`flow/config.mk`:
```
export PLATFORM = sky130hd
export DESIGN_NAME = pic_buffer_v2
export DESIGN_NICKNAME = pic_buffer_v2
export VERILOG_FILES = /design/flow/design.v
export SDC_FILE = /design/flow/constraint.sdc
export NUM_CORES = 4
export LEC_CHECK = 0
export ABC_AREA = 1
export CAP_MARGIN = 20
export CORE_MARGIN = 2
export CORE_UTILIZATION = 72
export CTS_CLUSTER_DIAMETER = 379
export CTS_CLUSTER_SIZE = 10
export PLACE_DENSITY = 0.6
export SETUP_SLACK_MARGIN = 0.38
export SLEW_MARGIN = 20
export SYNTH_MEMORY_MAX_BITS = 16384
export TNS_END_PERCENT = 5
```
`flow/constraint.sdc`:
```
create_clock -name core_clock -period 2.48 [get_ports {clk}]
set_input_delay 0.4960 -clock core_clock [delete_from_list [all_inputs] [get_ports {clk}]]
set_output_delay 0.4960 -clock core_clock [all_outputs]
set_load 0.01 [all_outputs]
```
`flow/design.v`:
```
`timescale 1ns/1ps
module pic_buffer_v2 #(
    parameter DSIZE = 8,
    parameter IMAGE_WIDTH = 256,
    parameter IMAGE_LENGTH= 256,
    parameter BUFFER_SIZE = IMAGE_WIDTH*2+3
) (
	input               clk, 
    input               rst_n,
    input               frame_start,
    input               shift,
	input  [DSIZE-1:0]  sr_in,
    output rng_flag,
    output              sr_pixel_valid,
    output [DSIZE-1:0]  sr_pixel_0, sr_pixel_1, sr_pixel_2,
    output [DSIZE-1:0]  sr_pixel_3, sr_pixel_4, sr_pixel_5,
    output [DSIZE-1:0]  sr_pixel_6, sr_pixel_7, sr_pixel_8 
);
localparam IMAGE_SIZE           = IMAGE_WIDTH*IMAGE_LENGTH;
localparam ISIZE                = $clog2(IMAGE_SIZE+1);
localparam STARTING_OFFSET      = IMAGE_WIDTH+1;
localparam BUFFER_TOP_OFFSET    = IMAGE_WIDTH+2-1;
localparam BUFFER_BOT_OFFSET    = IMAGE_SIZE-IMAGE_WIDTH-1;
localparam WSIZE                = $clog2(IMAGE_WIDTH+1);
localparam CSIZE                = $clog2(STARTING_OFFSET);
localparam TOP_LIMIT = 2*IMAGE_WIDTH-1;
localparam BOT_LIMIT = IMAGE_SIZE-IMAGE_WIDTH-1;
reg [DSIZE-1:0] sr [BUFFER_SIZE-1:0];
reg 			sr_valid;
reg [ISIZE-1:0] image_counter;
reg [WSIZE-1:0] column_counter;
reg [CSIZE-1:0] offset_counter;
wire bottom_shift;
wire init_tag,t_tag,rm_tag,b_tag,r_tag,cm_tag,l_tag;
reg activate_rng;
assign rng_flag = activate_rng;
always @(posedge clk, negedge rst_n) begin
    if (!rst_n) begin
        activate_rng    <= 1'b0;
    end else begin
        if (offset_counter == IMAGE_WIDTH || offset_counter == IMAGE_WIDTH + 1) begin
            activate_rng <= 1'b1;
        end else if (!shift) begin
            activate_rng <= 1'b0;
        end
    end
end
always @(posedge clk, negedge rst_n) begin
    if (!rst_n) begin
        image_counter   <=  'd0;
        column_counter  <=  'd0;
        offset_counter <='d0;
        sr_valid        <= 1'b0;
    end else if (frame_start) begin
        image_counter       <=  'd0;
        offset_counter      <=  'd0;
        column_counter      <=  'd0;
        sr_valid            <= 1'b0;
    end else if ((shift) && (offset_counter <  STARTING_OFFSET)) begin
        sr_valid            <= 1'b0;
        image_counter       <=  'd0;
        column_counter      <=  'd0;
        if (offset_counter == STARTING_OFFSET-1) begin
            offset_counter  <= STARTING_OFFSET;
        end else begin
            offset_counter  <= offset_counter + 'd1;
        end
    end else if (((shift || bottom_shift) && init_tag) && (image_counter != IMAGE_SIZE)) begin
        sr_valid <= 1'b1;
        image_counter <= image_counter + 1;
        if ( column_counter == IMAGE_WIDTH) begin
            column_counter <= 'd1;
        end else begin
            column_counter <= column_counter+ 1;
        end
    end else if ((image_counter == IMAGE_SIZE)) begin
        sr_valid <= 1'b0;
        image_counter <=  'd0;
    end
end
integer n;
always @ (posedge clk)begin
    for (n = BUFFER_SIZE-1; n>0; n = n-1) begin
        sr[n] <= sr[n-1];
    end
    if (shift == 1'b1) begin
        sr[0] <= sr_in;
    end else begin
        sr[0] <= 'd0;
    end
end
assign sr_pixel_valid = sr_valid;
assign bottom_shift = sr_valid && image_counter >= IMAGE_SIZE - IMAGE_WIDTH - 1 && image_counter  <= IMAGE_SIZE;
assign init_tag = offset_counter == STARTING_OFFSET;
assign l_tag    = sr_valid && column_counter == 'd1;
assign r_tag    = sr_valid && column_counter == IMAGE_WIDTH;
assign t_tag    = sr_valid && image_counter  <= 0+IMAGE_WIDTH;
assign b_tag    = sr_valid && image_counter  >= IMAGE_SIZE - IMAGE_WIDTH + 1 && image_counter  <= IMAGE_SIZE;
assign cm_tag   = sr_valid && !(r_tag || l_tag);
assign rm_tag   = sr_valid && !(t_tag || b_tag);
assign sr_pixel_0 = 
(t_tag)?(   
        (r_tag)?    (sr[IMAGE_WIDTH * 1 + 2]):
        (cm_tag)?   (sr[IMAGE_WIDTH * 1 + 2]):
                    (sr[IMAGE_WIDTH * 1 + 1]) 
):(
(rm_tag)?(
        (r_tag)?    (sr[IMAGE_WIDTH * 2 + 2]):
        (cm_tag)?   (sr[IMAGE_WIDTH * 2 + 2]):
                    (sr[IMAGE_WIDTH * 2 + 1]) 
):(
(b_tag)?(
        (r_tag)?    (sr[IMAGE_WIDTH * 2 + 2]):
        (cm_tag)?   (sr[IMAGE_WIDTH * 2 + 2]):
                    (sr[IMAGE_WIDTH * 2 + 1]) 
):('d0)
));
assign sr_pixel_1 = 
(t_tag)?(   
        (r_tag)?    (sr[IMAGE_WIDTH * 1 + 1]):
        (cm_tag)?   (sr[IMAGE_WIDTH * 1 + 1]):
                    (sr[IMAGE_WIDTH * 1 + 1]) 
):(
(rm_tag)?(
        (r_tag)?    (sr[IMAGE_WIDTH * 2 + 1]):
        (cm_tag)?   (sr[IMAGE_WIDTH * 2 + 1]):
                    (sr[IMAGE_WIDTH * 2 + 1]) 
):(
(b_tag)?(
        (r_tag)?    (sr[IMAGE_WIDTH * 2 + 1]):
        (cm_tag)?   (sr[IMAGE_WIDTH * 2 + 1]):
                    (sr[IMAGE_WIDTH * 2 + 1]) 
):('d0)
));
assign sr_pixel_2 = 
(t_tag)?(   
        (r_tag)?    (sr[IMAGE_WIDTH * 1 + 1]):
        (cm_tag)?   (sr[IMAGE_WIDTH * 1 + 0]):
                    (sr[IMAGE_WIDTH * 1 + 0]) 
):(
(rm_tag)?(
        (r_tag)?    (sr[IMAGE_WIDTH * 2 + 1]):
        (cm_tag)?   (sr[IMAGE_WIDTH * 2 + 0]):
                    (sr[IMAGE_WIDTH * 2 + 0]) 
):(
(b_tag)?(
        (r_tag)?    (sr[IMAGE_WIDTH * 2 + 1]):
        (cm_tag)?   (sr[IMAGE_WIDTH * 2 + 0]):
                    (sr[IMAGE_WIDTH * 2 + 0]) 
):('d0)
));
assign sr_pixel_3 = 
(t_tag)?(   
        (r_tag)?    (sr[IMAGE_WIDTH * 1 + 2]):
        (cm_tag)?   (sr[IMAGE_WIDTH * 1 + 2]):
                    (sr[IMAGE_WIDTH * 1 + 1]) 
):(
(rm_tag)?(
        (r_tag)?    (sr[IMAGE_WIDTH * 1 + 2]):
        (cm_tag)?   (sr[IMAGE_WIDTH * 1 + 2]):
                    (sr[IMAGE_WIDTH * 1 + 1]) 
):(
(b_tag)?(
        (r_tag)?    (sr[IMAGE_WIDTH * 1 + 2]):
        (cm_tag)?   (sr[IMAGE_WIDTH * 1 + 2]):
                    (sr[IMAGE_WIDTH * 1 + 1]) 
):('d0)
));
assign sr_pixel_4 = sr[IMAGE_WIDTH * 1 + 1]; 
assign sr_pixel_5 = 
(t_tag)?(   
        (r_tag)?    (sr[IMAGE_WIDTH * 1 + 1]):
        (cm_tag)?   (sr[IMAGE_WIDTH * 1 + 0]):
                    (sr[IMAGE_WIDTH * 1 + 0]) 
):(
(rm_tag)?(
        (r_tag)?    (sr[IMAGE_WIDTH * 1 + 1]):
        (cm_tag)?   (sr[IMAGE_WIDTH * 1 + 0]):
                    (sr[IMAGE_WIDTH * 1 + 0]) 
):(
(b_tag)?(
        (r_tag)?    (sr[IMAGE_WIDTH * 1 + 1]):
        (cm_tag)?   (sr[IMAGE_WIDTH * 1 + 0]):
                    (sr[IMAGE_WIDTH * 1 + 0]) 
):('d0)
));
assign sr_pixel_6 = 
(t_tag)?(   
        (r_tag)?    (sr[IMAGE_WIDTH * 0 + 2]):
        (cm_tag)?   (sr[IMAGE_WIDTH * 0 + 2]):
                    (sr[IMAGE_WIDTH * 0 + 1]) 
):(
(rm_tag)?(
        (r_tag)?    (sr[IMAGE_WIDTH * 0 + 2]):
        (cm_tag)?   (sr[IMAGE_WIDTH * 0 + 2]):
                    (sr[IMAGE_WIDTH * 0 + 1]) 
):(
(b_tag)?(
        (r_tag)?    (sr[IMAGE_WIDTH * 1 + 2]):
        (cm_tag)?   (sr[IMAGE_WIDTH * 1 + 2]):
                    (sr[IMAGE_WIDTH * 1 + 1]) 
):('d0)
));
assign sr_pixel_7 = 
(t_tag)?(   
        (r_tag)?    (sr[IMAGE_WIDTH * 0 + 1]):
        (cm_tag)?   (sr[IMAGE_WIDTH * 0 + 1]):
                    (sr[IMAGE_WIDTH * 0 + 1]) 
):(
(rm_tag)?(
        (r_tag)?    (sr[IMAGE_WIDTH * 0 + 1]):
        (cm_tag)?   (sr[IMAGE_WIDTH * 0 + 1]):
                    (sr[IMAGE_WIDTH * 0 + 1]) 
):(
(b_tag)?(
        (r_tag)?    (sr[IMAGE_WIDTH * 1 + 1]):
        (cm_tag)?   (sr[IMAGE_WIDTH * 1 + 1]):
                    (sr[IMAGE_WIDTH * 1 + 1]) 
):('d0)
));
assign sr_pixel_8 = 
(t_tag)?(   
        (r_tag)?    (sr[IMAGE_WIDTH * 0 + 1]):
        (cm_tag)?   (sr[IMAGE_WIDTH * 0 + 0]):
                    (sr[IMAGE_WIDTH * 0 + 0]) 
):(
(rm_tag)?(
        (r_tag)?    (sr[IMAGE_WIDTH * 0 + 1]):
        (cm_tag)?   (sr[IMAGE_WIDTH * 0 + 0]):
                    (sr[IMAGE_WIDTH * 0 + 0]) 
):(
(b_tag)?(
        (r_tag)?    (sr[IMAGE_WIDTH * 1 + 1]):
        (cm_tag)?   (sr[IMAGE_WIDTH * 1 + 0]):
                    (sr[IMAGE_WIDTH * 1 + 0]) 
):('d0)
 ));
endmodule
```
`flow/run.sh`:
```
#!/bin/bash
# the make line also repeats each setting of config.mk as NAME=value (left out here)
make -C /OpenROAD-flow-scripts/flow DESIGN_CONFIG=/design/flow/config.mk WORK_HOME=/design/flow/orfs CLKGATE_MAP_FILE= finish
```
==> metrics.log, run 1 <==
[metrics] run summary
INFO  metric run_status = did not finish
INFO  metric stage_where_the_run_ended = detailed placement (3_5_place_dp)
INFO  metric flow.first_error = [ERROR DPL-0033] detailed placement checks failed during check placement.
INFO  metric die-width = between 300 and 400 um
INFO  metric io_buffers = roughly 85
INFO  metric ys_dominant_reg_cell = sky130_fd_sc_hd__dfxtp_1
INFO  metric ys_chip_area = roughly 0.086 mm^2
INFO  metric edff_count_synth = 0
INFO  metric mux_area_share = 0%
INFO  metric synth.cell_area = about 0.086 mm^2
INFO  metric netlist.top_cell.by_instances = sky130_fd_sc_hd__dfxtp_1
INFO  metric core = 0.119 mm^2
INFO  metric synth.cellmix.xorXnorShare = 0.122%
INFO  metric distinct_lib_cells = 34
INFO  metric synthArstFlopShare = less than 1%
INFO  metric ys.flops = between 4,000 and 5,000
INFO  metric post_synthesis_compound_gate_area_fraction = less than 1%
INFO  metric row_count = between 100 and 150
INFO  metric synthTopCellsByArea = sky130_fd_sc_hd__dfxtp_1 95%, sky130_fd_sc_hd__dfrtp_1 1.1%, sky130_fd_sc_hd__nand2_1 1.0%
INFO  metric mappedNetlistNets = ~4,800
INFO  metric cell_taking_the_most_area_after_synthesis = sky130_fd_sc_hd__dfxtp_1
INFO  metric postSynthSeqShare = between 90 and 100%
INFO  metric gp_routability_congestion = roughly 0.81
INFO  metric top_area_share = roughly 95%
INFO  metric synth_stat.cells = around 4,800
INFO  metric synth_simple_gate_area_share = approximately 2.2%
INFO  metric io-pin-count = 86
INFO  metric yosysWarnings = 2
INFO  metric floorplan.core_util = 72.3%
INFO  metric postSynthAreaPerCell = around 18 um^2
INFO  metric fa_ha_area_share = less than 1%
INFO  metric common_cells = 4,120 x sky130_fd_sc_hd__dfxtp_1, 240 x sky130_fd_sc_hd__nand2_1, 87 x sky130_fd_sc_hd__nor2_1, 65 x sky130_fd_sc_hd__inv_1, 52 x sky130_fd_sc_hd__nand3_1
INFO  metric syn-instance-count = roughly 4,800
INFO  metric die_height = ~350 um
INFO  metric ys_top_logic_family = simple AND/OR/NAND/NOR gates
INFO  metric die-area = 0.123 mm^2
[stage by stage]
stage	cells	cell area [um^2]	hold WS [ns]	TNS (ns)	setup WS, ns
after global placement	6564	89900	0.310	-14.89	-0.424
after floorplan	4798	86400	0.200	0	0.362
==> inputs of run 2 (changes only) <==
- ABC_AREA: 1 -> not set
- CAP_MARGIN: 20 -> 0
- CORE_ASPECT_RATIO: not set -> 0.5
- CORE_UTILIZATION: 72 -> 70
- CTS_CLUSTER_DIAMETER: 379 -> 357
- CTS_CLUSTER_SIZE: 10 -> 47
- SETUP_SLACK_MARGIN: 0.38 -> 0.65
- TNS_END_PERCENT: 5 -> 75
==> run 2 against run 1 <==
The run again fails in detailed placement (3_5_place_dp). Die size is 2.7% higher. Synthesized area fell by 0.26%. Synthesized cell count decreased by 4.1%.
==> metrics.log, run 2 <==
[metrics] run summary
INFO  metric core = around 0.12 mm^2
INFO  metric floorplan.core_util = a little under three quarters
INFO  metric synth_simple_gate_area_share = 1.39%
INFO  metric ys.flops = between 4,000 and 5,000
INFO  metric stage_where_the_run_ended = detailed placement (3_5_place_dp)
INFO  metric postSynthSeqShare = a little over nine tenths
INFO  metric ys_top_logic_family = simple AND/OR/NAND/NOR gates
INFO  metric io-pin-count = around 86
INFO  metric post_synthesis_compound_gate_area_fraction = less than 1%
INFO  metric die_height = roughly 250 um
INFO  metric row_count = roughly 90
INFO  metric ys_chip_area = approximately 0.086 mm^2
INFO  metric yosysWarnings = 2
INFO  metric fa_ha_area_share = less than 1%
INFO  metric synth.cell_area = approximately 0.086 mm^2
INFO  metric flow.first_error = [ERROR DPL-0033] detailed placement checks failed during check placement.
INFO  metric distinct_lib_cells = 50
INFO  metric mux_area_share = less than 1%
INFO  metric synthArstFlopShare = 0.890%
INFO  metric edff_count_synth = 0
INFO  metric netlist.top_cell.by_instances = sky130_fd_sc_hd__dfxtp_1
INFO  metric synth.cellmix.xorXnorShare = less than 1%
INFO  metric mappedNetlistNets = 4,620
INFO  metric gp_routability_congestion = roughly 0.81
INFO  metric syn-instance-count = between 4,000 and 5,000
INFO  metric postSynthAreaPerCell = around 19 um^2
INFO  metric synth_stat.cells = around 4,600
INFO  metric die-area = between 0.1 and 0.15 mm^2
INFO  metric common_cells = 4,120 x sky130_fd_sc_hd__dfxtp_1, 59 x sky130_fd_sc_hd__nand2_1, 56 x sky130_fd_sc_hd__nor2_1, 37 x sky130_fd_sc_hd__dfrtp_1, 36 x sky130_fd_sc_hd__o21ai_0
INFO  metric io_buffers = between 80 and 90
INFO  metric die-width = roughly 500 um
INFO  metric cell_taking_the_most_area_after_synthesis = sky130_fd_sc_hd__dfxtp_1
INFO  metric top_area_share = between 90% and 100%
INFO  metric synthTopCellsByArea = sky130_fd_sc_hd__dfxtp_1 96%, sky130_fd_sc_hd__dfrtp_1 1.1%, sky130_fd_sc_hd__mux2i_1 0.38%
INFO  metric run_status = did not finish
INFO  metric ys_dominant_reg_cell = sky130_fd_sc_hd__dfxtp_1
-- run 2: stage by stage --
stage | setup slack [ns] | instance area, um^2 | hold WS, ns
floorplan | -0.0511 | 86700 | 0.200
global placement | -0.842 | 90200 | 0.309
==> inputs of run 3 (changes only) <==
- CAP_MARGIN: 0 -> 20
- CORE_ASPECT_RATIO: 0.5 -> not set
- CORE_UTILIZATION: 70 -> 62
- CTS_CLUSTER_DIAMETER: 357 -> 54
- CTS_CLUSTER_SIZE: 47 -> not set
- SETUP_SLACK_MARGIN: 0.65 -> not set
- TNS_END_PERCENT: 75 -> not set
- clock period: 2.48 -> 3.98 ns (I/O delays scaled with it)
==> run 3 against run 2 <==
The layout now fails its checks (setup timing). Die size rose by 13%. Synthesized area did not move. Synthesized cell count did not move.
==> metrics.log, run 3 <==
[flow] collecting metrics
INFO  metric reg2reg_to = column_counter[5]
INFO  metric synth_simple_gate_area_share = around 1.4%
INFO  metric iteration_tally_of_the_first_detailed_router_pass = 4
INFO  metric worst_setup_ep = sr_pixel_8[6]
INFO  metric critical_path.top_delay_family = simple AND/OR/NAND/NOR gates
INFO  metric synth.cellmix.xorXnorShare = less than 1%
INFO  metric route.detailed.vias_per_inst = between 4 and 5
INFO  metric critical-path-top-cell-by-count = sky130_fd_sc_hd__buf_12
INFO  metric flop_pwr_share = 54.7%
INFO  metric pwr-share-comb = 0.1%
INFO  metric number_of_antenna_violations_at_the_first_check_in_global_routing = 0
INFO  metric power.static_leakage = around 41 nW
INFO  metric tritoncts = built
INFO  metric cell_taking_the_most_area_after_synthesis = sky130_fd_sc_hd__dfxtp_1
INFO  metric ys_chip_area = roughly 0.086 mm^2
INFO  metric worstSkewPairLatency = 0.88 ns
INFO  metric die_height = about 380 um
INFO  metric top_area_share = roughly 96%
INFO  metric setup_viol_count_final = 8
INFO  metric mappedNetlistNets = about 4,600
INFO  metric critPathArrivalTime = approximately 3.2 ns
INFO  metric core = ~0.14 mm^2
INFO  metric p_sw_share = between 10% and 20%
INFO  metric mux_area_share = less than 1%
INFO  metric routed_wirelength = between 90 and 100 mm
INFO  metric synth_stat.cells = about 4,600
INFO  metric clkSinkCount = approximately 4,200
INFO  metric max_cap_viol_count = 0
INFO  metric edff_count_synth = 0
INFO  metric hp-start = sr[281][0]
INFO  metric netlist.top_cell.by_instances = sky130_fd_sc_hd__dfxtp_1
INFO  metric gp_routability_congestion = 0.711
INFO  metric floorplan.core_util = between 60% and 70%
INFO  metric crit_slowest_cell = sky130_fd_sc_hd__or4_4
INFO  metric finalNetCount = 5,103
INFO  metric timing.critical_path.fanout_max = 5
INFO  metric final_layout_fill_cell_count = 8,340
INFO  metric ys.flops = between 4,000 and 5,000
INFO  metric power_report.internal_total = roughly 63 mW
INFO  metric powerClk = ~35 mW
INFO  metric cts.htree.levels = 5
INFO  metric distinct_lib_cells = ~50
INFO  metric grt_start_max_net_pins = 38
INFO  metric timing.critical_path.buf_inv = 4
INFO  metric synthArstFlopShare = 0.890%
INFO  metric post_synthesis_compound_gate_area_fraction = 0.623%
INFO  metric grt_setup_unrepaired = yes
INFO  metric num_vias = between 30,000 and 40,000
INFO  metric avgRoutedWirePerCell = 13.5 um
INFO  metric critPathRequiredTime = ~3.2 ns
INFO  metric grt_pass1_wl = approximately 160 mm
INFO  metric worst_path_largest_cell_delay = approximately 0.56 ns
INFO  metric detailed_place_hpwl = ~43 mm
INFO  metric cts_hold_repair.buffers = 0
INFO  metric die-area = ~0.14 mm^2
INFO  metric common_cells = 4,120 x sky130_fd_sc_hd__dfxtp_1, 59 x sky130_fd_sc_hd__nand2_1, 56 x sky130_fd_sc_hd__nor2_1, 37 x sky130_fd_sc_hd__dfrtp_1, 36 x sky130_fd_sc_hd__o21ai_0
INFO  metric synthTopCellsByArea = sky130_fd_sc_hd__dfxtp_1 96%, sky130_fd_sc_hd__dfrtp_1 1.1%, sky130_fd_sc_hd__mux2i_1 0.38%
INFO  metric io-pin-count = 86
INFO  metric sequentialPower = approximately 42 mW
INFO  metric postSynthSeqShare = a little over nine tenths
INFO  metric syn-instance-count = around 4,600
INFO  metric yosysWarnings = 2
INFO  metric ir_drop = about 0.00052 V
INFO  metric cellPowerDensity = 749 mW/mm^2
INFO  metric ys_dominant_reg_cell = sky130_fd_sc_hd__dfxtp_1
INFO  metric log.warning_count = 35
INFO  metric hold_path_class = reg2reg
INFO  metric fmax = roughly 250 MHz
INFO  metric top_power_group = registers
INFO  metric drc = 0
INFO  metric maxSlewViolCount = 0
INFO  metric path_clk_slew = roughly 0.060 ns
INFO  metric first_global_vias = 31,200
INFO  metric ys_top_logic_family = simple AND/OR/NAND/NOR gates
INFO  metric cts_buffers = around 370
INFO  metric timing.slew.headroom = 55.4%
INFO  metric ctsRootBufferMaster = sky130_fd_sc_hd__clkbuf_16
INFO  metric whs_endpoint = sr[282][0]
INFO  metric synth.cell_area = 0.0862 mm^2
INFO  metric clock_skew = roughly 0.051 ns
INFO  metric route.antenna.remaining_nets = 0
INFO  metric worst_hold_depth = 0
INFO  metric global_route.usage.total = between 10% and 20%
INFO  metric power.clock.fraction = between 40% and 50%
INFO  metric crit_start = column_counter[3]
INFO  metric critical_path_cell_count = 10
INFO  metric signed_area_change_from_the_synthesized_netlist_to_the_final_layout = 18.5%
INFO  metric list_of_cells_traversed_by_the_critical_path = or4_4 > nor3_4 > and3_4 > buf_12 > buf_12 > buf_6 > mux2_4 > nand2_2 > mux2i_1 > buf_2
INFO  metric timing_worst_slew_pin_value = 0.669 ns
INFO  metric timing.setup.critical_path_class = reg2out
INFO  metric sort_of_element_at_the_start_of_the_critical_path = register
INFO  metric max-clock-path-buffers = 4
INFO  metric critical_path.reg2reg.startpoint = image_counter[1]
INFO  metric gr-total-overflow = 0
INFO  metric postSynthAreaPerCell = approximately 19 um^2
INFO  metric placement.setup.worst_slack = 0.259 ns
INFO  metric die-width = 377 um
INFO  metric p_sw = approximately 14 mW
INFO  metric io_buffers = 85
INFO  metric cp-end-kind = output pin
INFO  metric layout_worst_path_cycle_share = 101%
INFO  metric p_comb = 0.0668 mW
INFO  metric run_status = failed layout checks
INFO  metric fin_tns_setup = -0.283 ns
INFO  metric hold_vio_cnt_final = 0
INFO  metric worst_r2r_path_depth = 7
INFO  metric period_needed = roughly 4.0 ns
INFO  metric check-failures = setup timing
INFO  metric r2r_slack = 1.30 ns
INFO  metric worst_slack = -0.0515 ns
INFO  metric row_count = around 140
INFO  metric detailed_route_iter0_violations = between 1,500 and 2,000
INFO  metric fa_ha_area_share = less than 1%
-- run 3: area by class of cell --
cell class / count / area (um^2) / share of cell area, %
flip-flops and latches: 4157 / 83400 / 81.6
clock buffers: 524 / 10800 / 10.6
multi-input cells: 393 / 2970 / 2.91
well taps: 1794 / 2240 / 2.20
clock inverters: 114 / 1360 / 1.33
repair buffers: 144 / 1310 / 1.28
inverters: 21 / 80.1 / 0.0784
diodes: 1 / 2.50 / 0.00245
-- run 3: per-stage QoR --
stage	hold slack (ns)	std cells	instance area, um^2	util, %	power (mW)
floorplan	0.310	4599	86200	-	42.8
global placement	0.310	6467	89400	64.9	42.9
detailed placement	0.312	6467	89400	64.9	42.9
CTS	0.271	7134	102000	74.1	77.5
global route	0.275	7147	102000	74.2	79.1
finish	0.276	7148	102000	74.2	76.5
-- run 3: per-layer routing --
| metal | track usage [%] | part of all wire [%] | up-vias |
|---|---|---|---|
| li1 | - | - | 15400 |
| met1 | 21.5 | 55 | 14000 |
| met2 | 17.6 | 37 | 542 |
| met3 | 3.82 | 4.7 | 304 |
| met4 | 6.99 | 3.6 | 0 |
| met5 | 0 | 0 | - |
-- run 3: what timing repair did --
action                     4_1_cts  5_1_grt
gates resized                  239       81
cloned                           3        0
setup endpoints to repair       64       62
pin swaps                       10        7
buffers inserted                26       14
==> inputs of run 4 (changes only) <==
- CORE_UTILIZATION: 62 -> 70
- CTS_CLUSTER_SIZE: not set -> 24
- HOLD_SLACK_MARGIN: not set -> -0.08
- MAX_ROUTING_LAYER: not set -> met4
- SETUP_SLACK_MARGIN: not set -> 0.74
- clock period: 3.98 -> 4.16 ns (I/O delays scaled with it)
==> run 4 against run 3 <==
The run now finishes clean. Flip-flop count is the same. Via count shrank 3.3%. Non-clock buffer count grew 26. Die size shrank 11%. Core utilization grew 4.5 points. Design area shrank 5.9%.
==> metrics.log, run 4 <==
[flow] collecting metrics
INFO  metric worst_slack = 0.190 ns
INFO  metric postSynthAreaPerCell = roughly 19 um^2
INFO  metric die-width = 355 um
INFO  metric timing.critical_path.buf_inv = 4
INFO  metric postSynthSeqShare = slightly below 100%
INFO  metric max-clock-path-buffers = 3
INFO  metric route.detailed.vias_per_inst = about 4.4
INFO  metric timing.setup.critical_path_class = reg2out
INFO  metric post_synthesis_compound_gate_area_fraction = less than 1%
INFO  metric distinct_lib_cells = roughly 50
INFO  metric ys.flops = ~4,200
INFO  metric avgRoutedWirePerCell = 15.2 um
INFO  metric worst_r2r_path_depth = 6
INFO  metric synthArstFlopShare = less than 1%
INFO  metric path_clk_slew = ~0.09 ns
INFO  metric log.warning_count = 39
INFO  metric hold_vio_cnt_final = 0
INFO  metric route.antenna.remaining_nets = 0
INFO  metric hold_path_class = reg2reg
INFO  metric io-pin-count = ~86
INFO  metric critical_path.top_delay_family = simple AND/OR/NAND/NOR gates
INFO  metric synthTopCellsByArea = sky130_fd_sc_hd__dfxtp_1 96%, sky130_fd_sc_hd__dfrtp_1 1.1%, sky130_fd_sc_hd__mux2i_1 0.38%
INFO  metric fa_ha_area_share = 0.131%
INFO  metric die_height = between 300 and 400 um
INFO  metric routed-wl-met2 = roughly 41 mm
INFO  metric p_sw = around 11 mW
INFO  metric r2r_slack = about 1.6 ns
INFO  metric tritoncts = built
INFO  metric placement.setup.worst_slack = roughly 0.19 ns
INFO  metric dr_wl_met3 = about 4.2 mm
INFO  metric worst_hold_depth = 0
INFO  metric hp-start = sr[297][4]
INFO  metric final-instance-count-excl-fill = between 6,000 and 7,000
INFO  metric fin_tns_setup = 0 ns
INFO  metric grt_pass1_wl = around 160 mm
INFO  metric gp_routability_congestion = a little over 0.7
INFO  metric cts.htree.levels = 4
INFO  metric synth.cellmix.xorXnorShare = 0.163%
INFO  metric powerClk = ~21 mW
INFO  metric critical_path_cell_count = 10
INFO  metric detail_route.wirelength.met1 = roughly 53 mm
INFO  metric row_count = around 130
INFO  metric grt_start_max_net_pins = 38
INFO  metric cp-end-kind = output pin
INFO  metric number_of_antenna_violations_at_the_first_check_in_global_routing = 3
INFO  metric layout.core_utilization = about four fifths
INFO  metric power.clock.fraction = between 30% and 40%
INFO  metric top_area_share = between 90 and 100%
INFO  metric sequentialPower = roughly 40 mW
INFO  metric common_cells = 4,120 x sky130_fd_sc_hd__dfxtp_1, 59 x sky130_fd_sc_hd__nand2_1, 56 x sky130_fd_sc_hd__nor2_1, 37 x sky130_fd_sc_hd__dfrtp_1, 36 x sky130_fd_sc_hd__o21ai_0
INFO  metric ys_dominant_reg_cell = sky130_fd_sc_hd__dfxtp_1
INFO  metric signed_area_change_from_the_synthesized_netlist_to_the_final_layout = 11.5%
INFO  metric drc = 0
INFO  metric netlist.top_cell.by_instances = sky130_fd_sc_hd__dfxtp_1
INFO  metric grt_setup_unrepaired = yes
INFO  metric power.static_leakage = approximately 38 nW
INFO  metric worstSkewPairLatency = 0.81 ns
INFO  metric ir_drop = 0.000619 V
INFO  metric mappedNetlistNets = around 4,600
INFO  metric die-area = around 0.13 mm^2
INFO  metric top_layer_in_use = met4
INFO  metric iteration_tally_of_the_first_detailed_router_pass = 5
INFO  metric top_power_group = registers
INFO  metric worst_setup_ep = sr_pixel_6[6]
INFO  metric critPathRequiredTime = between 3 and 4 ns
INFO  metric io_buffers = 85
INFO  metric insertedDiodeCount = 0
INFO  metric yosysWarnings = 2
INFO  metric reg2reg_to = column_counter[2]
INFO  metric gr-total-overflow = 0
INFO  metric floorplan.core_util = a little over two thirds
INFO  metric mux_area_share = 0.697%
INFO  metric cell_taking_the_most_area_after_synthesis = sky130_fd_sc_hd__dfxtp_1
INFO  metric detailed_route_iter0_violations = about 1,700
INFO  metric routed_wirelength = 100 mm
INFO  metric sort_of_element_at_the_start_of_the_critical_path = register
INFO  metric post_place_instance_area = about 0.089 mm^2
INFO  metric p_comb = 0.0646 mW
INFO  metric cts_buffers = 197
INFO  metric final_design_area_no_fill = just under 0.1 mm^2
INFO  metric timing.slew.headroom = a little under three fifths
INFO  metric synth_simple_gate_area_share = between 1 and 1.5%
INFO  metric setup_viol_count_final = 0
INFO  metric crit_slowest_cell = sky130_fd_sc_hd__or4_4
INFO  metric flop_pwr_share = 65.9%
INFO  metric run_status = complete, no violations
INFO  metric layout_worst_path_cycle_share = 95.4%
INFO  metric fmax = around 250 MHz
INFO  metric first_global_vias = a little over 30,000
INFO  metric placed_cells = approximately 6,300
INFO  metric worst_path_largest_cell_delay = between 0.5 and 0.6 ns
INFO  metric num_vias = around 29,000
INFO  metric synth_stat.cells = approximately 4,600
INFO  metric period_needed = slightly below 4 ns
INFO  metric timing_worst_slew_pin_value = approximately 0.67 ns
INFO  metric finalNetCount = just under 5,000
INFO  metric p_sw_share = 18.7%
INFO  metric worst_hold_slack = 0.316 ns
INFO  metric critPathArrivalTime = 3.14 ns
INFO  metric cellPowerDensity = approximately 630 mW/mm^2
INFO  metric ys_top_logic_family = simple AND/OR/NAND/NOR gates
INFO  metric maxSlewViolCount = 0
INFO  metric synth.cell_area = ~0.086 mm^2
INFO  metric clock_skew = 0.0171 ns
INFO  metric critical_path.reg2reg.startpoint = offset_counter[2]
INFO  metric max_cap_viol_count = 0
INFO  metric whs_endpoint = sr[298][4]
INFO  metric clkSinkCount = around 4,200
INFO  metric detailed_place_hpwl = between 40 and 50 mm
INFO  metric list_of_cells_traversed_by_the_critical_path = or4_4 > nor3_4 > buf_6 > a31oi_4 > buf_12 > buf_16 > mux2i_4 > nand2b_4 > o31ai_4 > buf_2
INFO  metric crit_start = column_counter[3]
INFO  metric edff_count_synth = 0
INFO  metric ys_chip_area = about 0.086 mm^2
INFO  metric core = around 0.12 mm^2
INFO  metric fin_total_pwr = slightly above 60 mW
INFO  metric timing.critical_path.fanout_max = 6
INFO  metric global_route.usage.total = 16.8%
INFO  metric power_report.internal_total = just under 50 mW
INFO  metric syn-instance-count = approximately 4,600
INFO  metric ctsRootBufferMaster = sky130_fd_sc_hd__clkbuf_16
INFO  metric pwr-share-comb = less than 1%
[run 4: repair_timing]
item                       CTS  global route
setup buffers               46            15
pin swaps                   21            23
hold buffers                 0             0
setup endpoints to repair   64            64
resized                    366            97
gates cloned                 6             2
[run 4: per-layer routing]
layer | track usage [%] | vias up
met5 | - | -
met4 | 5.40 | 0
met3 | 3.67 | 201
met2 | 22.6 | 434
met1 | 25.4 | 13800
li1 | - | 14900
[run 4: final cells by class]
| class | count | area [um^2] |
|---|---|---|
| tap | 1625 | 2030 |
| clock inverter | 25 | 383 |
| multi-input combinational | 392 | 3300 |
| inverter | 21 | 78.8 |
| fill | 6407 | 25900 |
| timing repair buffer | 170 | 1680 |
| clock buffer | 226 | 5230 |
| sequential | 4157 | 83400 |
==> inputs of run 5 (changes only) <==
- CAP_MARGIN: 20 -> 25
- CELL_PAD_IN_SITES_DETAIL_PLACEMENT: not set -> 1
- CELL_PAD_IN_SITES_GLOBAL_PLACEMENT: not set -> 0
- CORE_UTILIZATION: 70 -> 19
- CTS_CLUSTER_DIAMETER: 54 -> not set
- CTS_CLUSTER_SIZE: 24 -> 32
- HOLD_SLACK_MARGIN: -0.08 -> not set
- MAX_ROUTING_LAYER: met4 -> not set
- PLACE_DENSITY: 0.6 -> not set
- SETUP_SLACK_MARGIN: 0.74 -> not set
- clock period: 4.16 -> 5.66 ns (I/O delays scaled with it)
==> run 5 against run 4 <==
Clock power increased by 26%. Critical path depth is 2 lower. Wire length is 22% higher. Non-clock buffer count down 55. First-iteration DRC count is 25% lower. Largest cell class unchanged.
==> metrics.log, run 5 <==
[flow] collecting metrics
INFO  metric top_power_group = registers
INFO  metric worst_hold_depth = 0
INFO  metric number_of_antenna_violations_at_the_first_check_in_global_routing = 12
INFO  metric routed_wirelength = approximately 120 mm
INFO  metric p_comb = about 0.050 mW
INFO  metric io-pin-count = 86
INFO  metric worst_r2r_path_depth = 7
INFO  metric route.antenna.remaining_nets = 0
INFO  metric reg2reg_to = column_counter[2]
INFO  metric avgRoutedWirePerCell = ~11 um
INFO  metric worst_path_largest_cell_delay = roughly 0.79 ns
INFO  metric top_area_share = 95.7%
INFO  metric worst_setup_ep = sr_pixel_2[4]
INFO  metric ys.flops = 4,157
INFO  metric setup_viol_count_final = 0
INFO  metric whs_endpoint = sr[509][1]
INFO  metric grt_start_max_net_pins = 38
INFO  metric timing.setup.critical_path_class = reg2out
INFO  metric fmax = 179 MHz
INFO  metric run_status = complete, no violations
INFO  metric final_design_area_no_fill = 0.108 mm^2
INFO  metric log.warning_count = 33
INFO  metric route.detailed.vias_per_inst = approximately 2.8
INFO  metric io_buffers = approximately 85
INFO  metric hold_path_class = reg2reg
INFO  metric iteration_tally_of_the_first_detailed_router_pass = 5
INFO  metric row_count = between 200 and 250
INFO  metric synth_stat.cells = around 4,600
INFO  metric ys_top_logic_family = simple AND/OR/NAND/NOR gates
INFO  metric sequentialPower = a little under 30 mW
INFO  metric max-clock-path-buffers = 4
INFO  metric hp-start = sr[508][1]
INFO  metric max_cap_viol_count = 0
INFO  metric syn-instance-count = around 4,600
INFO  metric pwr-share-comb = 0.1%
INFO  metric ctsRootBufferMaster = sky130_fd_sc_hd__clkbuf_16
INFO  metric timing.critical_path.fanout_max = 8
INFO  metric ys_dominant_reg_cell = sky130_fd_sc_hd__dfxtp_1
INFO  metric cell_taking_the_most_area_after_synthesis = sky130_fd_sc_hd__dfxtp_1
INFO  metric synth.cellmix.xorXnorShare = less than 1%
INFO  metric postSynthAreaPerCell = 18.7 um^2
INFO  metric tritoncts = built
INFO  metric crit_start = column_counter[4]
INFO  metric cts_hold_repair.buffers = 0
INFO  metric timing.critical_path.buf_inv = 2
INFO  metric path_clk_slew = 0.07 ns
INFO  metric critical_path.reg2reg.startpoint = image_counter[0]
INFO  metric period_needed = approximately 5.6 ns
INFO  metric fin_tns_setup = 0 ns
INFO  metric ys_chip_area = around 0.086 mm^2
INFO  metric final-instance-count-excl-fill = approximately 11,000
INFO  metric core = 0.452 mm^2
INFO  metric worstSkewPairLatency = a little under 0.9 ns
INFO  metric first_global_vias = 35,000
INFO  metric netlist.top_cell.by_instances = sky130_fd_sc_hd__dfxtp_1
INFO  metric flop_pwr_share = between 50% and 60%
INFO  metric clock_skew = 0.0911 ns
INFO  metric maxSlewViolCount = 0
INFO  metric critical_path_cell_count = 8
INFO  metric edff_count_synth = 0
INFO  metric detailed_route_iter0_violations = approximately 1,300
INFO  metric hold_vio_cnt_final = 0
INFO  metric detailed_place_hpwl = between 60 and 70 mm
INFO  metric cellPowerDensity = 514 mW/mm^2
INFO  metric die_height = roughly 680 um
INFO  metric synthArstFlopShare = less than 1%
INFO  metric distinct_lib_cells = 50
INFO  metric r2r_slack = about 2.8 ns
INFO  metric drc = 0
INFO  metric p_sw = 10.7 mW
INFO  metric gp_routability_congestion = slightly below 0.8
INFO  metric die-width = around 680 um
INFO  metric p_sw_share = approximately 19%
INFO  metric timing_worst_slew_pin_value = 1.08 ns
INFO  metric layout_worst_path_cycle_share = between 90% and 100%
INFO  metric power.static_leakage = ~41 nW
INFO  metric placed_cells = 10,700
INFO  metric critPathArrivalTime = 4.44 ns
INFO  metric power.clock.fraction = 46.8%
INFO  metric postSynthSeqShare = between 90% and 100%
INFO  metric signed_area_change_from_the_synthesized_netlist_to_the_final_layout = 25.1%
INFO  metric common_cells = 4,120 x sky130_fd_sc_hd__dfxtp_1, 59 x sky130_fd_sc_hd__nand2_1, 56 x sky130_fd_sc_hd__nor2_1, 37 x sky130_fd_sc_hd__dfrtp_1, 36 x sky130_fd_sc_hd__o21ai_0
INFO  metric post_place_instance_area = 0.0946 mm^2
INFO  metric synthTopCellsByArea = sky130_fd_sc_hd__dfxtp_1 96%, sky130_fd_sc_hd__dfrtp_1 1.1%, sky130_fd_sc_hd__mux2i_1 0.38%
INFO  metric fa_ha_area_share = less than 1%
INFO  metric num_vias = around 32,000
INFO  metric list_of_cells_traversed_by_the_critical_path = or4_1 > nor3_2 > and3_1 > nand2_2 > mux2i_2 > buf_4 > o21ai_0 > clkdlybuf4s50_1
INFO  metric die-area = between 0.4 and 0.5 mm^2
INFO  metric cts_buffers = roughly 380
INFO  metric post_synthesis_compound_gate_area_fraction = less than 1%
INFO  metric finalNetCount = about 5,100
INFO  metric floorplan.core_util = about a fifth
INFO  metric cp-end-kind = output pin
INFO  metric grt_pass1_wl = between 150 and 200 mm
INFO  metric critPathRequiredTime = between 4 and 5 ns
INFO  metric yosysWarnings = 2
INFO  metric mux_area_share = less than 1%
INFO  metric grt_setup_unrepaired = no
INFO  metric powerClk = between 20 and 30 mW
INFO  metric sort_of_element_at_the_start_of_the_critical_path = register
INFO  metric setup_bufs_post_cts = 0
INFO  metric ir_drop = around 0.00026 V
INFO  metric power_report.internal_total = about 45 mW
INFO  metric global_route.usage.total = ~5.3%
INFO  metric cts.htree.levels = 5
INFO  metric synth.cell_area = 0.0862 mm^2
INFO  metric timing.slew.headroom = between 20% and 30%
INFO  metric gr-total-overflow = 0
INFO  metric worst_hold_slack = 0.247 ns
INFO  metric crit_slowest_cell = sky130_fd_sc_hd__mux2i_2
INFO  metric clkSinkCount = a little over 4,000
INFO  metric synth_simple_gate_area_share = around 1.4%
INFO  metric critical_path.top_delay_family = simple AND/OR/NAND/NOR gates
INFO  metric mappedNetlistNets = approximately 4,600
==> run 5: area by class of cell <==
class / count / area (um^2)
fillers: 48000 / 344000
flip-flops and latches: 4157 / 83400
clock buffers: 529 / 11000
well taps: 5976 / 7480
multi-input cells: 392 / 2630
clock inverters: 161 / 2100
repair buffers: 115 / 1070
inverters: 21 / 78.8
diodes: 5 / 12.5
==> run 5: timing repair <==
item | in CTS | in global routing
pin swaps | 1 | 0
resized | 7 | 1
cloned | 0 | 0
endpoints found under the setup margin | 20 | 1
==> run 5: per-stage QoR <==
step / power [mW] / worst slack, ns / utilization [%]
global placement: 30.2 / 0.856 / 20.9
global route: 57.6 / 0.0611 / 23.8
detailed placement: 30.2 / 0.680 / 20.9
finish: 55.5 / 0.0835 / 23.8
CTS: 56.4 / 0.0597 / 23.8
floorplan: 30.1 / 2.42 / -
==> run 5: routing by layer <==
layer  part of all wire, %  vias up  global-route usage (%)  routed length, um
li1                      -    15400                       -                  -
met1                    47    15400                    6.70              56800
met2                    43      641                    8.00              52300
met3                   5.4      386                    1.47               6540
met4                   5.3        4                    3.01               6430
met5                 0.022        -                       0                 27
==> inputs of run 6 (changes only) <==
- ABC_AREA: not set -> 0
- CAP_MARGIN: 25 -> 10
- CELL_PAD_IN_SITES_DETAIL_PLACEMENT: 1 -> 2
- CELL_PAD_IN_SITES_GLOBAL_PLACEMENT: 0 -> not set
- CORE_ASPECT_RATIO: not set -> 1.42
- CORE_UTILIZATION: 19 -> 26
- CTS_CLUSTER_DIAMETER: not set -> 203
- CTS_CLUSTER_SIZE: 32 -> not set
- HOLD_SLACK_MARGIN: not set -> -0.04
- MIN_ROUTING_LAYER: not set -> met2
- PLACE_DENSITY_LB_ADDON: not set -> 0.16
- SLEW_MARGIN: 20 -> 40
- TNS_END_PERCENT: not set -> 60
- clock period: 5.66 -> 3.83 ns (I/O delays scaled with it)
==> run 6 against run 5 <==
Now fails the layout checks on setup timing. Power grew 48%. Global-route usage grew 5.6 points. Clock skew shrank 0.049 ns. Worst setup slack lost 0.18 ns. Synthesized area is the same. Critical path type unchanged. Largest cell class unchanged.
==> metrics.log, run 6 <==
[flow] collecting metrics
INFO  metric fmax = 255 MHz
INFO  metric first_global_vias = about 54,000
INFO  metric check-failures = setup timing
INFO  metric drc = 0
INFO  metric synth.cell_area = ~0.086 mm^2
INFO  metric synthTopCellsByArea = sky130_fd_sc_hd__dfxtp_1 96%, sky130_fd_sc_hd__dfrtp_1 1.1%, sky130_fd_sc_hd__mux2i_1 0.38%
INFO  metric sequentialPower = 43.5 mW
INFO  metric flop_pwr_share = between 50% and 60%
INFO  metric run_status = failed layout checks
INFO  metric yosysWarnings = 2
INFO  metric common_cells = 4,120 x sky130_fd_sc_hd__dfxtp_1, 59 x sky130_fd_sc_hd__nand2_1, 56 x sky130_fd_sc_hd__nor2_1, 37 x sky130_fd_sc_hd__dfrtp_1, 36 x sky130_fd_sc_hd__o21ai_0
INFO  metric final_design_area_no_fill = around 0.11 mm^2
INFO  metric sort_of_element_at_the_start_of_the_critical_path = register
INFO  metric synth_simple_gate_area_share = 1.39%
INFO  metric cts.htree.levels = 5
INFO  metric power.clock.fraction = between 40% and 50%
INFO  metric maxSlewViolCount = 0
INFO  metric avgRoutedWirePerCell = between 10 and 15 um
INFO  metric layout.core_utilization = around a third
INFO  metric ir_drop = 0.000353 V
INFO  metric route.detailed.vias_per_inst = roughly 4.2
INFO  metric critPathRequiredTime = 3.06 ns
INFO  metric die-width = ~490 um
INFO  metric post_synthesis_compound_gate_area_fraction = less than 1%
INFO  metric global_route.usage.total = a little over a tenth
INFO  metric grt_pass1_wl = between 150 and 200 mm
INFO  metric top_power_group = registers
INFO  metric critical-path-top-cell-by-count = sky130_fd_sc_hd__buf_4
INFO  metric grt_start_max_net_pins = 38
INFO  metric reg2reg_to = column_counter[2]
INFO  metric routed_wirelength = roughly 120 mm
INFO  metric ys_dominant_reg_cell = sky130_fd_sc_hd__dfxtp_1
INFO  metric critical_path_cell_count = 9
INFO  metric syn-instance-count = about 4,600
INFO  metric num_vias = a little over 40,000
INFO  metric edff_count_synth = 0
INFO  metric cell_taking_the_most_area_after_synthesis = sky130_fd_sc_hd__dfxtp_1
INFO  metric layout_worst_path_cycle_share = 102%
INFO  metric cts_buffers = approximately 380
INFO  metric detailed_place_hpwl = 56.8 mm
INFO  metric gp_routability_congestion = approximately 0.65
INFO  metric power.static_leakage = 41.7 nW
INFO  metric critPathArrivalTime = around 3.2 ns
INFO  metric critical_path.reg2reg.startpoint = image_counter[1]
INFO  metric worst_hold_slack = 0.287 ns
INFO  metric synth_stat.cells = 4,599
INFO  metric iteration_tally_of_the_first_detailed_router_pass = 4
INFO  metric hold_vio_cnt_final = 0
INFO  metric synth.cellmix.xorXnorShare = less than 1%
INFO  metric pwr-share-comb = less than 1%
INFO  metric worstSkewPairLatency = slightly below 0.9 ns
INFO  metric post_place_instance_area = around 0.092 mm^2
INFO  metric worst_path_largest_cell_delay = about 0.41 ns
INFO  metric p_sw = between 15 and 20 mW
INFO  metric timing.setup.critical_path_class = reg2out
INFO  metric max_cap_viol_count = 0
INFO  metric worst_r2r_path_depth = 7
INFO  metric powerClk = between 30 and 40 mW
INFO  metric postSynthAreaPerCell = 18.7 um^2
INFO  metric timing_worst_slew_pin_value = around 0.67 ns
INFO  metric tritoncts = built
INFO  metric netlist.top_cell.by_instances = sky130_fd_sc_hd__dfxtp_1
INFO  metric path_clk_slew = approximately 0.060 ns
INFO  metric clkSinkCount = 4,157
INFO  metric timing.slew.headroom = between 50% and 60%
INFO  metric die-area = about 0.34 mm^2
INFO  metric ys_chip_area = 0.0862 mm^2
INFO  metric ys.flops = roughly 4,200
INFO  metric core = between 0.3 and 0.4 mm^2
INFO  metric logic_area = 0.00305 mm^2
INFO  metric r2r_slack = 1.03 ns
INFO  metric number_of_antenna_violations_at_the_first_check_in_global_routing = 0
INFO  metric register_area = 0.0834 mm^2
INFO  metric mux_area_share = less than 1%
INFO  metric io-pin-count = 86
INFO  metric top_area_share = roughly 96%
INFO  metric list_of_cells_traversed_by_the_critical_path = nor4_4 > buf_4 > nand4_4 > o21a_1 > o21a_4 > buf_4 > buf_16 > o31ai_2 > buf_4
INFO  metric cellPowerDensity = around 770 mW/mm^2
INFO  metric crit_start = image_counter[5]
INFO  metric timing.critical_path.fanout_max = 5
INFO  metric hold_path_class = reg2reg
INFO  metric p_sw_share = 19.2%
INFO  metric worst_hold_depth = 0
INFO  metric ctsRootBufferMaster = sky130_fd_sc_hd__clkbuf_16
INFO  metric postSynthSeqShare = between 90% and 100%
INFO  metric mappedNetlistNets = roughly 4,600
INFO  metric period_needed = between 3 and 4 ns
INFO  metric die_height = just under 700 um
INFO  metric floorplan.core_util = around a quarter
INFO  metric distinct_lib_cells = about 50
INFO  metric gr-total-overflow = 0
INFO  metric log.warning_count = 36
INFO  metric hp-start = sr[485][3]
INFO  metric route.antenna.remaining_nets = 0
INFO  metric critical_path.top_delay_family = AND-OR/OR-AND gates
INFO  metric max-clock-path-buffers = 4
INFO  metric worst_setup_ep = sr_pixel_6[0]
INFO  metric row_count = roughly 250
INFO  metric cp-end-kind = output pin
INFO  metric detailed_route_iter0_violations = between 1,500 and 2,000
INFO  metric signed_area_change_from_the_synthesized_netlist_to_the_final_layout = 23.1%
INFO  metric crit_slowest_cell = sky130_fd_sc_hd__dfrtp_1
INFO  metric clock_skew = about 0.042 ns
INFO  metric grt_setup_unrepaired = yes
INFO  metric ys_top_logic_family = simple AND/OR/NAND/NOR gates
INFO  metric synthArstFlopShare = less than 1%
INFO  metric finalNetCount = 5,100
INFO  metric worst_slack = -0.0920 ns
INFO  metric whs_endpoint = sr[486][3]
INFO  metric timing.critical_path.buf_inv = 4
INFO  metric power_report.internal_total = 66.2 mW
INFO  metric setup_viol_count_final = 28
INFO  metric p_comb = 0.0813 mW
INFO  metric final_layout_fill_cell_count = around 33,000
INFO  metric io_buffers = around 85
INFO  metric fa_ha_area_share = 0.131%
-- run 6: through the flow --
stage	setup WS, ns	cells	setup TNS, ns	power, mW
finish	-0.0920	9706	-1.06	82.0
global placement	0.174	8989	0	44.6
floorplan	0.955	4599	0	44.5
CTS	-0.250	9696	-8.96	83.8
detailed placement	0.142	8989	0	44.6
global route	-0.312	9698	-11.15	86.1
-- run 6: area by class of cell --
cell class,instances,share of cell area (%)
antenna,8,0.0189
clock buffer,524,10.3
clock inverter,157,1.91
inverter,21,0.0743
multi-input combinational,392,2.88
sequential,4157,78.6
tap,4318,5.09
timing repair buffer,129,1.14
-- run 6: routing by layer --
metal / global-route usage [%] / up-vias / part of all wire, %
li1: - / 15400 / -
met1: - / 15400 / 0
met2: 12.4 / 9602 / 56
met3: 14.6 / 438 / 39
met4: 3.87 / 0 / 5.0
met5: 0.158 / - / 0
-- run 6: repair_timing --
action	4_1_cts	5_1_grt
gates cloned	8	0
endpoints found under the hold margin	37	0
hold buffers	1	0
resized	360	64
setup buffers	17	3
pin swaps	15	8
setup endpoints to repair	64	64
==> inputs of run 7 (changes only) <==
- ABC_AREA: 0 -> not set
- CAP_MARGIN: 10 -> 5
- CORE_ASPECT_RATIO: 1.42 -> not set
- CORE_UTILIZATION: 26 -> 50
- PLACE_DENSITY: not set -> 0.6
- PLACE_DENSITY_LB_ADDON: 0.16 -> not set
- TNS_END_PERCENT: 60 -> not set
- clock period: 3.83 -> 2.79 ns (I/O delays scaled with it)
==> run 7 against run 6 <==
The flow now stops in clock tree synthesis (4_1_cts). Synthesized cell count stayed put. Die size decreased by 48%. Synthesized area stayed put.
==> metrics.log, run 7 <==
[metrics] run summary
INFO  metric ys.flops = ~4,200
INFO  metric run_status = did not finish
INFO  metric ys_chip_area = approximately 0.086 mm^2
INFO  metric synth_simple_gate_area_share = between 1 and 1.5%
INFO  metric synth.cell_area = 0.0862 mm^2
INFO  metric synth_stat.cells = 4,599
INFO  metric die_height = around 420 um
INFO  metric mappedNetlistNets = around 4,600
INFO  metric ys_dominant_reg_cell = sky130_fd_sc_hd__dfxtp_1
INFO  metric die-area = 0.176 mm^2
INFO  metric yosysWarnings = 2
INFO  metric die-width = between 400 and 500 um
INFO  metric row_count = roughly 150
INFO  metric top_area_share = 95.7%
INFO  metric io_buffers = 85
INFO  metric synthTopCellsByArea = sky130_fd_sc_hd__dfxtp_1 96%, sky130_fd_sc_hd__dfrtp_1 1.1%, sky130_fd_sc_hd__mux2i_1 0.38%
INFO  metric edff_count_synth = 0
INFO  metric distinct_lib_cells = 50
INFO  metric syn-instance-count = approximately 4,600
INFO  metric detailed_place_hpwl = 102 mm
INFO  metric postSynthAreaPerCell = about 19 um^2
INFO  metric fa_ha_area_share = less than 1%
INFO  metric synthArstFlopShare = 0.890%
INFO  metric flow.first_error = [ERROR DPL-0033] detailed placement checks failed during check placement.
INFO  metric placement.setup.worst_slack = -1.10 ns
INFO  metric postSynthSeqShare = between 90% and 100%
INFO  metric mux_area_share = less than 1%
INFO  metric ys_top_logic_family = simple AND/OR/NAND/NOR gates
INFO  metric io-pin-count = ~86
INFO  metric cell_taking_the_most_area_after_synthesis = sky130_fd_sc_hd__dfxtp_1
INFO  metric stage_where_the_run_ended = clock tree synthesis (4_1_cts)
INFO  metric floorplan.core_util = 50.3%
INFO  metric post_synthesis_compound_gate_area_fraction = 0.623%
INFO  metric netlist.top_cell.by_instances = sky130_fd_sc_hd__dfxtp_1
INFO  metric gp_routability_congestion = between 0.7 and 0.8
INFO  metric synth.cellmix.xorXnorShare = 0.163%
INFO  metric core = about 0.17 mm^2
INFO  metric common_cells = 4,120 x sky130_fd_sc_hd__dfxtp_1, 59 x sky130_fd_sc_hd__nand2_1, 56 x sky130_fd_sc_hd__nor2_1, 37 x sky130_fd_sc_hd__dfrtp_1, 36 x sky130_fd_sc_hd__o21ai_0
## run 7: through the flow
step / instance area [um^2] / hold WS, ns / power [mW] / TNS [ns] / std cells
after floorplan: 86200 / 0.262 / 61.1 / 0 / 4599
after global placement: 90500 / 0.310 / 61.2 / -23.50 / 7042
after detailed placement: 90500 / 0.313 / 61.2 / -38.43 / 7042
==> inputs of run 8 (changes only) <==
- CAP_MARGIN: 5 -> 20
- CELL_PAD_IN_SITES_DETAIL_PLACEMENT: 2 -> not set
- CORE_UTILIZATION: 50 -> 66
- CTS_CLUSTER_DIAMETER: 203 -> not set
- CTS_CLUSTER_SIZE: not set -> 47
- HOLD_SLACK_MARGIN: -0.04 -> not set
- MIN_ROUTING_LAYER: met2 -> not set
- SLEW_MARGIN: 40 -> 20
- clock period: 2.79 -> 3.86 ns (I/O delays scaled with it)
==> run 8 against run 7 <==
The layout now fails its checks (setup timing). Synthesized cell count unchanged. Die size decreased by 24%. Synthesized area unchanged.
==> metrics.log, run 8 <==
[flow] collecting metrics
INFO  metric layout_worst_path_cycle_share = 102%
INFO  metric cellPowerDensity = about 770 mW/mm^2
INFO  metric gr-total-overflow = 0
INFO  metric postSynthAreaPerCell = about 19 um^2
INFO  metric power.static_leakage = just over 40 nW
INFO  metric synth.cell_area = between 0.08 and 0.09 mm^2
INFO  metric sort_of_element_at_the_start_of_the_critical_path = register
INFO  metric grt_setup_unrepaired = yes
INFO  metric global_route.usage.total = 15.5%
INFO  metric final_design_area_no_fill = approximately 0.1 mm^2
INFO  metric crit_slowest_cell = sky130_fd_sc_hd__or4_4
INFO  metric log.warning_count = 37
INFO  metric route.detailed.vias_per_inst = about 4.3
INFO  metric cts.htree.levels = 5
INFO  metric r2r_slack = around 1.2 ns
INFO  metric critPathArrivalTime = between 3 and 4 ns
INFO  metric io-pin-count = between 80 and 90
INFO  metric netlist.top_cell.by_instances = sky130_fd_sc_hd__dfxtp_1
INFO  metric flop_pwr_share = between 50 and 60%
INFO  metric period_needed = approximately 3.9 ns
INFO  metric detailed_route_iter0_violations = 1,466
INFO  metric mappedNetlistNets = around 4,600
INFO  metric num_vias = slightly above 30,000
INFO  metric whs_endpoint = sr[23][5]
INFO  metric critical_path.reg2reg.startpoint = image_counter[1]
INFO  metric row_count = about 130
INFO  metric worst_path_largest_cell_delay = 0.55 ns
INFO  metric detailed_place_hpwl = roughly 42 mm
INFO  metric layout.core_utilization = 78.7%
INFO  metric first_global_vias = around 32,000
INFO  metric ys.flops = approximately 4,200
INFO  metric post_place_instance_area = 0.0892 mm^2
INFO  metric timing.critical_path.buf_inv = 4
INFO  metric hold_path_class = reg2reg
INFO  metric mux_area_share = less than 1%
INFO  metric run_status = failed layout checks
INFO  metric grt_start_max_net_pins = 38
INFO  metric timing.slew.headroom = between 40% and 50%
INFO  metric p_sw_share = 18.4%
INFO  metric power_report.internal_total = roughly 64 mW
INFO  metric final-instance-count-excl-fill = between 7,000 and 8,000
INFO  metric synth_simple_gate_area_share = roughly 1.4%
INFO  metric top_area_share = between 90% and 100%
INFO  metric clock_skew = about 0.034 ns
INFO  metric grt_pass1_wl = roughly 170 mm
INFO  metric worst_slack = -0.0761 ns
INFO  metric synthTopCellsByArea = sky130_fd_sc_hd__dfxtp_1 96%, sky130_fd_sc_hd__dfrtp_1 1.1%, sky130_fd_sc_hd__mux2i_1 0.38%
INFO  metric timing.setup.critical_path_class = reg2out
INFO  metric p_comb = 0.0690 mW
INFO  metric io_buffers = roughly 85
INFO  metric insertedDiodeCount = 0
INFO  metric avgRoutedWirePerCell = about 14 um
INFO  metric number_of_antenna_violations_at_the_first_check_in_global_routing = 0
INFO  metric hp-start = sr[22][5]
INFO  metric iteration_tally_of_the_first_detailed_router_pass = 5
INFO  metric floorplan.core_util = 66.5%
INFO  metric die_height = roughly 370 um
INFO  metric worst_setup_ep = sr_pixel_6[6]
INFO  metric fin_tns_setup = -0.507 ns
INFO  metric ys_top_logic_family = simple AND/OR/NAND/NOR gates
INFO  metric critical_path.top_delay_family = simple AND/OR/NAND/NOR gates
INFO  metric yosysWarnings = 2
INFO  metric max_cap_viol_count = 0
INFO  metric cell_taking_the_most_area_after_synthesis = sky130_fd_sc_hd__dfxtp_1
INFO  metric pwr-share-comb = less than 1%
INFO  metric edff_count_synth = 0
INFO  metric setup_viol_count_final = 17
INFO  metric distinct_lib_cells = 50
INFO  metric critPathRequiredTime = 3.09 ns
INFO  metric syn-instance-count = between 4,000 and 5,000
INFO  metric check-failures = setup timing
INFO  metric path_clk_slew = 0.07 ns
INFO  metric gp_routability_congestion = ~0.73
INFO  metric worst_r2r_path_depth = 7
INFO  metric worstSkewPairLatency = roughly 0.90 ns
INFO  metric fa_ha_area_share = less than 1%
INFO  metric crit_start = column_counter[4]
INFO  metric timing.critical_path.fanout_max = 5
INFO  metric maxSlewViolCount = 0
INFO  metric ir_drop = 0.000571 V
INFO  metric reg2reg_to = column_counter[5]
INFO  metric die-width = between 300 and 400 um
INFO  metric p_sw = around 15 mW
INFO  metric routed_wirelength = about 100 mm
INFO  metric max-clock-path-buffers = 4
INFO  metric placed_cells = between 6,000 and 7,000
INFO  metric core = around 0.13 mm^2
INFO  metric ys_dominant_reg_cell = sky130_fd_sc_hd__dfxtp_1
INFO  metric power.clock.fraction = a little under half
INFO  metric ys_chip_area = 0.0862 mm^2
INFO  metric finalNetCount = just over 5,000
INFO  metric common_cells = 4,120 x sky130_fd_sc_hd__dfxtp_1, 59 x sky130_fd_sc_hd__nand2_1, 56 x sky130_fd_sc_hd__nor2_1, 37 x sky130_fd_sc_hd__dfrtp_1, 36 x sky130_fd_sc_hd__o21ai_0
INFO  metric clkSinkCount = approximately 4,200
INFO  metric synthArstFlopShare = less than 1%
INFO  metric signed_area_change_from_the_synthesized_netlist_to_the_final_layout = 18.4%
INFO  metric route.antenna.remaining_nets = 0
INFO  metric critical_path_cell_count = 10
INFO  metric top_power_group = registers
INFO  metric synth.cellmix.xorXnorShare = less than 1%
INFO  metric cp-end-kind = output pin
INFO  metric tritoncts = built
INFO  metric sequentialPower = 43.2 mW
INFO  metric die-area = 0.134 mm^2
INFO  metric postSynthSeqShare = just under 100%
INFO  metric hold_vio_cnt_final = 0
INFO  metric worst_hold_depth = 0
INFO  metric synth_stat.cells = approximately 4,600
INFO  metric drc = 0
INFO  metric fmax = about 250 MHz
INFO  metric timing_worst_slew_pin_value = 0.894 ns
INFO  metric cts_buffers = roughly 360
INFO  metric powerClk = around 36 mW
INFO  metric ctsRootBufferMaster = sky130_fd_sc_hd__clkbuf_16
INFO  metric list_of_cells_traversed_by_the_critical_path = or4_4 > nor3_4 > buf_6 > a31oi_4 > buf_12 > clkbuf_16 > mux2i_4 > nand2b_4 > o31ai_4 > buf_2
INFO  metric post_synthesis_compound_gate_area_fraction = less than 1%
-- run 8: metal layers --
metal	vias to the layer above	routed length, um	GRT usage [%]
met3	283	4140	3.71
met5	-	0	0
li1	15400	-	-
met4	0	3330	7.29
met1	14100	52700	23.3
met2	534	40300	21.1
-- run 8: metrics by stage --
step	hold slack (ns)	total power [mW]	setup slack (ns)
after floorplan	0.310	44.1	0.979
after global placement	0.310	44.2	0.239
after detailed placement	0.312	44.2	0.223
after CTS	0.299	79.8	-0.235
after global routing	0.293	81.5	-0.194
final	0.300	79.0	-0.0761
-- run 8: final cells by class --
cell class	instances	area (um^2)
clock buffers	511	10600
clock inverters	123	1500
fillers	6910	27600
inverters	21	78.8
multi-input cells	392	3090
flip-flops and latches	4157	83400
well taps	1742	2180
repair buffers	134	1180
-- run 8: what timing repair did --
action                                  in CTS  in global routing
hold buffers                                 1                  0
gates cloned                                 3                  4
endpoints found under the setup margin      64                 64
endpoints found under the hold margin       23                  0
pin swaps                                   19                 10
buffers inserted                            24                  9
gates resized                              321                 81
==> inputs of run 9 (changes only) <==
- ABC_AREA: not set -> 0
- CAP_MARGIN: 20 -> 0
- CORE_UTILIZATION: 66 -> 70
- CTS_CLUSTER_SIZE: 47 -> 42
- GPL_ROUTABILITY_DRIVEN: not set -> 0
- GPL_TIMING_DRIVEN: not set -> 1
- MIN_ROUTING_LAYER: not set -> met1
- PLACE_DENSITY: 0.6 -> not set
- PLACE_DENSITY_LB_ADDON: not set -> 0.1
- SETUP_SLACK_MARGIN: not set -> 0.65
- SLEW_MARGIN: 20 -> 5
- clock period: 3.86 -> 4.19 ns (I/O delays scaled with it)
==> run 9 against run 8 <==
The run now finishes clean. Hold slack got worse by 0.0034 ns. Synthesized cell count stayed put. Clock-buffer cell count is 9 lower. Design area rose by 0.39%.
==> metrics.log, run 9 <==
[flow] collecting metrics
INFO  metric route.antenna.remaining_nets = 0
INFO  metric synth_simple_gate_area_share = ~1.4%
INFO  metric hold_vio_cnt_final = 0
INFO  metric p_sw_share = about a fifth
INFO  metric ctsRootBufferMaster = sky130_fd_sc_hd__clkbuf_16
INFO  metric cellPowerDensity = ~700 mW/mm^2
INFO  metric grt_start_max_net_pins = 38
INFO  metric routed_wirelength = approximately 150 mm
INFO  metric common_cells = 4,120 x sky130_fd_sc_hd__dfxtp_1, 59 x sky130_fd_sc_hd__nand2_1, 56 x sky130_fd_sc_hd__nor2_1, 37 x sky130_fd_sc_hd__dfrtp_1, 36 x sky130_fd_sc_hd__o21ai_0
INFO  metric synthArstFlopShare = 0.890%
INFO  metric layout_worst_path_cycle_share = slightly below 100%
INFO  metric powerClk = 34.0 mW
INFO  metric num_vias = 32,700
INFO  metric syn-instance-count = approximately 4,600
INFO  metric die-area = about 0.13 mm^2
INFO  metric post_synthesis_compound_gate_area_fraction = 0.623%
INFO  metric whs_endpoint = sr[356][3]
INFO  metric yosysWarnings = 2
INFO  metric gr-total-overflow = 0
INFO  metric netlist.top_cell.by_instances = sky130_fd_sc_hd__dfxtp_1
INFO  metric timing_worst_slew_pin_value = ~0.85 ns
INFO  metric io_buffers = approximately 85
INFO  metric pwr-share-comb = 0.1%
INFO  metric power_report.internal_total = 59.1 mW
INFO  metric mappedNetlistNets = 4,620
INFO  metric detailed_place_hpwl = approximately 48 mm
INFO  metric ys_chip_area = between 0.08 and 0.09 mm^2
INFO  metric synthTopCellsByArea = sky130_fd_sc_hd__dfxtp_1 96%, sky130_fd_sc_hd__dfrtp_1 1.1%, sky130_fd_sc_hd__mux2i_1 0.38%
INFO  metric mux_area_share = less than 1%
INFO  metric die-width = ~350 um
INFO  metric timing.setup.critical_path_class = reg2out
INFO  metric period_needed = around 4.2 ns
INFO  metric top_area_share = between 90% and 100%
INFO  metric fin_total_pwr = approximately 74 mW
INFO  metric floorplan.core_util = between 70% and 80%
INFO  metric detailed_route_iter0_violations = ~2,200
INFO  metric flop_pwr_share = between 50% and 60%
INFO  metric critical_path.reg2reg.startpoint = image_counter[1]
INFO  metric global_route.usage.total = between 20% and 30%
INFO  metric fmax = ~240 MHz
INFO  metric run_status = complete, no violations
INFO  metric hold_path_class = reg2reg
INFO  metric crit_slowest_cell = sky130_fd_sc_hd__or4_4
INFO  metric core = about 0.12 mm^2
INFO  metric timing.critical_path.buf_inv = 4
INFO  metric setup_viol_count_final = 0
INFO  metric die_height = approximately 350 um
INFO  metric power.clock.fraction = a little under half
INFO  metric r2r_slack = around 1.2 ns
INFO  metric cts.htree.levels = 5
INFO  metric worstSkewPairLatency = 0.91 ns
INFO  metric power.static_leakage = slightly above 40 nW
INFO  metric route.detailed.vias_per_inst = 4.68
INFO  metric synth.cell_area = approximately 0.086 mm^2
INFO  metric hp-start = sr[355][3]
INFO  metric maxSlewViolCount = 0
INFO  metric worst_slack = approximately 0.037 ns
INFO  metric worst_hold_depth = 0
INFO  metric worst_setup_ep = sr_pixel_6[2]
INFO  metric sort_of_element_at_the_start_of_the_critical_path = register
INFO  metric postSynthSeqShare = 96.7%
INFO  metric critical_path_cell_count = 9
INFO  metric postSynthAreaPerCell = ~19 um^2
INFO  metric p_sw = between 10 and 15 mW
INFO  metric top_power_group = registers
INFO  metric iteration_tally_of_the_first_detailed_router_pass = 7
INFO  metric p_comb = a little over 0.07 mW
INFO  metric list_of_cells_traversed_by_the_critical_path = or4_4 > nor3_4 > buf_6 > a31oi_4 > buf_12 > buf_8 > mux2i_2 > o31ai_2 > buf_2
INFO  metric grt_pass1_wl = 227 mm
INFO  metric path_clk_slew = 0.07 ns
INFO  metric synth_stat.cells = around 4,600
-- run 9: routing by layer --
layer,global-route usage [%],up-vias,share of wire [%]
met5,0,-,0.0079
met4,8.64,2,3.0
met3,4.58,343,3.8
met2,40.1,848,50
met1,31.1,16100,43
li1,-,15400,-
-- run 9: repair_timing --
item	4_1_cts	5_1_grt
buffers inserted	46	14
resized	391	107
cloned	6	0
pin swaps	25	28
endpoints found under the setup margin	64	64
-- run 9: metrics by stage --
step                cells  hold slack, ns
detailed placement   6305           0.312
global route         6990           0.310
global placement     6305           0.310
floorplan            4599           0.310
CTS                  6976           0.284
finish               6991           0.296
-- run 9: final cells by class --
class / instances / area, um^2 / area share, %
antenna: 1 / 2.50 / 0.00244
clock inverter: 117 / 1510 / 1.48
tap: 1625 / 2030 / 1.98
timing repair buffer: 174 / 1710 / 1.67
multi-input combinational: 394 / 3260 / 3.18
inverter: 21 / 78.8 / 0.0769
clock buffer: 502 / 10400 / 10.2
sequential: 4157 / 83400 / 81.4
No activity file was given, so power comes from the tool's default toggle rates.
